== north ==
==> flow/design.v (excerpt) <==
module FIR_low_pass_filter(
	input clk,
	input rst,
	input [7:0]FIR_IN,
	output reg [16:0]FIR_OUT
);
reg[7:0] delay_pipeline1;
reg[7:0] delay_pipeline2;
reg[7:0] delay_pipeline3;
reg[7:0] delay_pipeline4;
reg[7:0] delay_pipeline5;
reg[7:0] delay_pipeline6;
reg[7:0] delay_pipeline7;
reg[7:0] delay_pipeline8;
reg[7:0] delay_pipeline9;
wire[7:0] coeff1 = 8'd7;	 
wire[7:0] coeff2 = 8'd5;
wire[7:0] coeff3 = 8'd51;
wire[7:0] coeff4 = 8'd135;
wire[7:0] coeff5 = 8'd179;
wire[7:0] coeff6 = 8'd135;
wire[7:0] coeff7 = 8'd51;
wire[7:0] coeff8 = 8'd5;
wire[7:0] coeff9 = 8'd7;
reg signed [16:0] multi_data1 ; 
reg signed [16:0] multi_data2 ;
reg signed [16:0] multi_data3 ;
reg signed [16:0] multi_data4 ;
reg signed [16:0] multi_data5 ;
reg signed [16:0] multi_data6 ;
reg signed [16:0] multi_data7 ;
reg signed [16:0] multi_data8 ;
reg signed [16:0] multi_data9 ;
always@(posedge clk or negedge rst)
if(!rst)
begin
	delay_pipeline1 <= 8'b0 ;
	delay_pipeline2 <= 8'b0 ;
	delay_pipeline3 <= 8'b0 ;
	delay_pipeline4 <= 8'b0 ;
	delay_pipeline5 <= 8'b0 ;
	delay_pipeline6 <= 8'b0 ;
	delay_pipeline7 <= 8'b0 ;
	delay_pipeline8 <= 8'b0 ;
	delay_pipeline9 <= 8'b0 ;
end
else
begin
	delay_pipeline1 <= FIR_IN;
	delay_pipeline2 <= delay_pipeline1 ;
	delay_pipeline3 <= delay_pipeline2 ;
	delay_pipeline4 <= delay_pipeline3 ;
	delay_pipeline5 <= delay_pipeline4 ;
	delay_pipeline6 <= delay_pipeline5 ;
	delay_pipeline7 <= delay_pipeline6 ;
	delay_pipeline8 <= delay_pipeline7 ;
	delay_pipeline9 <= delay_pipeline8 ;
end
always@(posedge clk or negedge rst)  
	if(!rst)
		multi_data1 <= 17'b0 ;
	else
		multi_data1 <= delay_pipeline1*coeff1 ;
always@(posedge clk or negedge rst)  
	if(!rst)
		multi_data2 <= 17'b0 ;
	else
		multi_data2 <= delay_pipeline2*coeff2 ;
  ...
==> flow/config.mk <==
export PLATFORM = sky130hd
export DESIGN_NAME = FIR_low_pass_filter
export DESIGN_NICKNAME = FIR_low_pass_filter
export VERILOG_FILES = /design/flow/design.v
export SDC_FILE = /design/flow/constraint.sdc
export NUM_CORES = 4
export LEC_CHECK = 0
export ABC_AREA = 0
export CAP_MARGIN = 10
export CELL_PAD_IN_SITES_DETAIL_PLACEMENT = 1
export CORE_MARGIN = 9
export CORE_UTILIZATION = 70
export CTS_CLUSTER_DIAMETER = 284
export CTS_CLUSTER_SIZE = 82
export GPL_TIMING_DRIVEN = 1
export HOLD_SLACK_MARGIN = 0.13
export PLACE_DENSITY_LB_ADDON = 0.28
export SETUP_SLACK_MARGIN = 0.13
export SLEW_MARGIN = 25
export TNS_END_PERCENT = 30
==> flow/constraint.sdc <==
create_clock -name core_clock -period 3.65 [get_ports {clk}]
set_input_delay 0.7300 -clock core_clock [delete_from_list [all_inputs] [get_ports {clk}]]
set_output_delay 0.7300 -clock core_clock [all_outputs]
set_load 0.01 [all_outputs]
run.sh (not shown) runs the stock make flow with config.mk's settings and CLKGATE_MAP_FILE=.
In the summary table, north is marked failed, with error DPL-0033 raised in detailed placement.
The inputs of south differ from those of north as listed below.
Settings: GPL_TIMING_DRIVEN no longer set, was 1; SLEW_MARGIN now 20, was 25; CTS_CLUSTER_SIZE no longer set, was 82; CORE_MARGIN now 2, was 9; TNS_END_PERCENT no longer set, was 30; CAP_MARGIN now 20, was 10; CTS_CLUSTER_DIAMETER no longer set, was 284; CORE_UTILIZATION now 51, was 70; CELL_PAD_IN_SITES_DETAIL_PLACEMENT no longer set, was 1; SETUP_SLACK_MARGIN no longer set, was 0.13; PLACE_DENSITY_LB_ADDON no longer set, was 0.28; ABC_AREA no longer set, was 0; HOLD_SLACK_MARGIN no longer set, was 0.13; the clock period (ns, I/O delays scaled along) now 4.56, was 3.65.
## What came out
south: no failed stages, no open violations at the end. Changes observed in south relative to north: horizontal die size increased 11 µm; routability congestion estimate from global placement decreased by 8.1% relative to the old numbers. Between north and south, the difference in basic-gate share of the synthesized area counting and, or, nand and nor cells is negligible.
Setup changes, south to east
Settings: swapping 51 for 65 in CORE_UTILIZATION; putting SETUP_SLACK_MARGIN at 1.4 where nothing was set; swapping 4.56 for 5.17 in the clock period (ns, I/O delays scaled along).
[compare] base=south new=east: number of ordinary and repair buffers in the finished layout rose about 22%; routed wire length rose about 1.1%; gate count of the mapped netlist about even.
